// mainModule
module mainModule(
		input clk, input reset,
		output [31:0] imem_addr, input [31:0] imem_data,
		output wb_alu_we, output [2:0] wb_alu_rd, output [31:0] wb_alu_data,
		output wb_mem_we, output [2:0] wb_mem_rd, output [7:0] wb_mem_data,
		output [3:0] flags
	);
	wire IF_flush, ID_flush, EX_flush; 
	wire pcWrite, p1_pipeline_regWrite;
	wire p2_pipeline_regWrite, p2_pipeline_stall;
	wire hu_pcWrite, hu_p1_regWrite, hu_stall;
	wire p3_pipeline_regWrite = 1'b1;
	wire [1:0]  f_mem_reg_rn_sel, f_alu_reg_rm_sel, f_alu_reg_rn_sel;	 
	wire [1:0] f_mem_reg_rd_sel;
	wire f_memStage_mem_rd_sel;
	wire [31:0] p2_pc_branchTarget, pc_jumpTarget; 
	wire [1:0] pcSrc;
	wire [15:0] p1_aluInstr, p1_memInstr;  
	wire [31:0] p1_pc_plus4;
	IFStage the_IFStage(
		clk, reset, p1_pipeline_regWrite, IF_flush, 
		pcWrite, 	p2_pc_branchTarget, pc_jumpTarget, 
		pcSrc,  
		p1_aluInstr, p1_memInstr, p1_pc_plus4,
		imem_addr, imem_data
	);
	wire p2_memRead, p2_memWrite, p2_alu_regWrite, p2_mem_regWrite, p2_flag_regWrite;
	wire p2_aluOp, p2_aluSrcB;
	wire p2_isBranch, p2_isJump; 
	wire p3_memRead, p3_memWrite, p3_alu_regWrite, p3_mem_regWrite;
	wire p4_alu_regWrite, p4_mem_regWrite;
	wire [2:0] p2_alu_rm, p2_alu_rn, p2_alu_rd, p2_mem_rn, p2_mem_rd;
	wire [2:0] p3_alu_rd, p3_mem_rd;
	wire [2:0] p4_alu_rd, p4_mem_rd;
	wire [31:0] p2_alu_reg_rm, p2_alu_reg_rn, p2_mem_reg_rn, p2_mem_reg_rd;  
	wire [31:0] p2_alu_imm, p2_memOffset;
	wire [7:0] p3_mem_reg_rd;
	wire [31:0] p3_alu_aluOut, p3_mem_address;
	wire [31:0] p4_alu_aluOut, p4_mem_memOut;
	wire [31:0] f_mem_reg_rn_1, f_mem_reg_rn_2, f_mem_reg_rn_3;	 
	wire [7:0] f_mem_reg_rd_1, f_mem_reg_rd_2, f_mem_reg_rd_3;		 
	wire [31:0] f_alu_reg_rm_1, f_alu_reg_rm_2, f_alu_reg_rm_3;	 
	wire [31:0] f_alu_reg_rn_1, f_alu_reg_rn_2, f_alu_reg_rn_3; 	 
	wire [7:0] f_memStage_mem_reg_rd;	
	assign f_mem_reg_rn_1 = p3_alu_aluOut; assign f_mem_reg_rn_2 = p4_alu_aluOut; assign f_mem_reg_rn_3 = p4_mem_memOut;
	assign f_alu_reg_rm_1 = p3_alu_aluOut; assign f_alu_reg_rm_2 = p4_alu_aluOut; assign f_alu_reg_rm_3 = p4_mem_memOut;
	assign f_alu_reg_rn_1 = p3_alu_aluOut; assign f_alu_reg_rn_2 = p4_alu_aluOut; assign f_alu_reg_rn_3 = p4_mem_memOut;
  ...
Size: roughly 4400 cells after synthesis, roughly 620 flip-flops, about 34000 sq um of cells after synthesis.
make LEC_CHECK=0 CAP_MARGIN=35 CELL_PAD_IN_SITES_DETAIL_PLACEMENT=1 CELL_PAD_IN_SITES_GLOBAL_PLACEMENT=3 CORE_ASPECT_RATIO=1.07 CORE_MARGIN=2 CORE_UTILIZATION=67 CTS_CLUSTER_DIAMETER=245 CTS_CLUSTER_SIZE=19 MIN_ROUTING_LAYER=met2 PLACE_DENSITY=0.64 SLEW_MARGIN=20 finish   # period 10.2 ns
run.sh (not shown) runs the stock make flow with config.mk's settings and CLKGATE_MAP_FILE=.
The starting point failed in 3_1_place_gp_skip_io, error GPL-0301.
Edit:
- CAP_MARGIN: 35 -> 20
- CELL_PAD_IN_SITES_DETAIL_PLACEMENT: 1 -> default
- CELL_PAD_IN_SITES_GLOBAL_PLACEMENT: 3 -> 0
- CORE_ASPECT_RATIO: 1.07 -> default
- CTS_CLUSTER_SIZE: 19 -> default
- MIN_ROUTING_LAYER: met2 -> met1
- clock period: 10.2 -> 6.96 ns (I/O delays scaled with it)
With this change the flow went through all stages and came out clean.
Synthesized cell count is unchanged.
Die size stays flat.
Area after synthesis does not change.
Edit:
- CELL_PAD_IN_SITES_GLOBAL_PLACEMENT: 0 -> 1
- CORE_ASPECT_RATIO: default -> 0.5
- CORE_MARGIN: 2 -> 9
- CORE_UTILIZATION: 67 -> 65
- CTS_CLUSTER_DIAMETER: 245 -> 327
- CTS_CLUSTER_SIZE: default -> 90
- HOLD_SLACK_MARGIN: default -> 0.28
- PLACE_DENSITY: 0.64 -> 0.39
- SETUP_SLACK_MARGIN: default -> 0.82
- TNS_END_PERCENT: default -> 20
Result: The changed run aborted during 3_1_place_gp_skip_io; synthesized area is unchanged; die size increases by about a fifth; synthesized cell count is unchanged.
Edit:
- CELL_PAD_IN_SITES_GLOBAL_PLACEMENT: 1 -> default
- CORE_ASPECT_RATIO: 0.5 -> default
- CORE_MARGIN: 9 -> 2
- CORE_UTILIZATION: 65 -> 59
- CTS_CLUSTER_DIAMETER: 327 -> default
- CTS_CLUSTER_SIZE: 90 -> default
- HOLD_SLACK_MARGIN: 0.28 -> default
- MIN_ROUTING_LAYER: met1 -> default
- PLACE_DENSITY: 0.39 -> default
- SETUP_SLACK_MARGIN: 0.82 -> default
- TNS_END_PERCENT: 20 -> default
- clock period: 6.96 -> 4.58 ns (I/O delays scaled with it)
With this change the flow reached the layout checks and failed them: setup timing.
Synthesized cell count stays the same.
Die area goes down by 3.0%.
Synthesized area does not change.

mainModule again, from the RTL that the note above started with.
Settings: LEC_CHECK=0, ABC_AREA=1, CAP_MARGIN=20, CORE_MARGIN=2, CORE_UTILIZATION=70, CTS_CLUSTER_SIZE=16, HOLD_SLACK_MARGIN=0.29, PLACE_DENSITY_LB_ADDON=0.29, SETUP_SLACK_MARGIN=1.31, SLEW_MARGIN=20; clock period 4.64 ns.
The first run produced a layout that fails on negative setup slack.
Change:
==> flow/config.mk (replaced) <==
export PLATFORM = sky130hd
export DESIGN_NAME = mainModule
export DESIGN_NICKNAME = mainModule
export VERILOG_FILES = /design/flow/design.v
export SDC_FILE = /design/flow/constraint.sdc
export NUM_CORES = 4
export LEC_CHECK = 0
export CAP_MARGIN = 20
export CORE_MARGIN = 2
export CORE_UTILIZATION = 40
export PLACE_DENSITY = 0.6
export SLEW_MARGIN = 20
==> flow/constraint.sdc (replaced) <==
create_clock -name core_clock -period 8.25 [get_ports {clk}]
set_input_delay 1.6500 -clock core_clock [delete_from_list [all_inputs] [get_ports {clk}]]
set_output_delay 1.6500 -clock core_clock [all_outputs]
set_load 0.01 [all_outputs]
Now the flow ran to the end with no violations; worst setup slack gets better by 0.60 ns; global-route usage falls by 23 points; design area falls by 6.2%; wire length falls by 6.4%.
Change:
--- a/flow/config.mk
+++ b/flow/config.mk
@@ -9,3 +9,3 @@
 export CORE_MARGIN = 2
-export CORE_UTILIZATION = 40
+export CORE_UTILIZATION = 47
 export PLACE_DENSITY = 0.6
Result: Routed wire length falls slightly; flip-flop count does not change; total power barely changes; maximum frequency rises by a few percent; register-to-register slack improves by 0.28 ns.
Change:
--- a/flow/config.mk
+++ b/flow/config.mk
@@ -9,3 +9,3 @@
 export CORE_MARGIN = 2
-export CORE_UTILIZATION = 47
+export CORE_UTILIZATION = 40
 export PLACE_DENSITY = 0.6
==> flow/constraint.sdc (replaced) <==
create_clock -name core_clock -period 11.5 [get_ports {clk}]
set_input_delay 2.3000 -clock core_clock [delete_from_list [all_inputs] [get_ports {clk}]]
set_output_delay 2.3000 -clock core_clock [all_outputs]
set_load 0.01 [all_outputs]
Result: The changed run went through all stages and came out clean; total power is lower by a quarter to a third; non-clock buffer count is lower by 25; die area rises by about a fifth; first-iteration DRC count falls by roughly a tenth; area after synthesis stays the same; wire length went up slightly; final area shrinks slightly; worst setup slack gains 2.4 ns; critical path depth falls by 1; clock-buffer cell count is higher by 6; synthesized cell count does not change.
Change:
--- a/flow/config.mk
+++ b/flow/config.mk
@@ -9,3 +9,3 @@
 export CORE_MARGIN = 2
-export CORE_UTILIZATION = 40
+export CORE_UTILIZATION = 60
 export PLACE_DENSITY = 0.6
==> flow/constraint.sdc (replaced) <==
create_clock -name core_clock -period 6.5 [get_ports {clk}]
set_input_delay 1.3000 -clock core_clock [delete_from_list [all_inputs] [get_ports {clk}]]
set_output_delay 1.3000 -clock core_clock [all_outputs]
set_load 0.01 [all_outputs]
Wire length is lower by 4.6%. Fmax rises by about 30%. Critical path depth went up by 1. Power grows by about 80%. Cell area went up by about 1.5%. Die area shrinks by 33%. Clock skew drops by 0.0089 ns. Setup slack degrades by 3.0 ns.
No activity file was given, so power comes from the tool's default toggle rates.
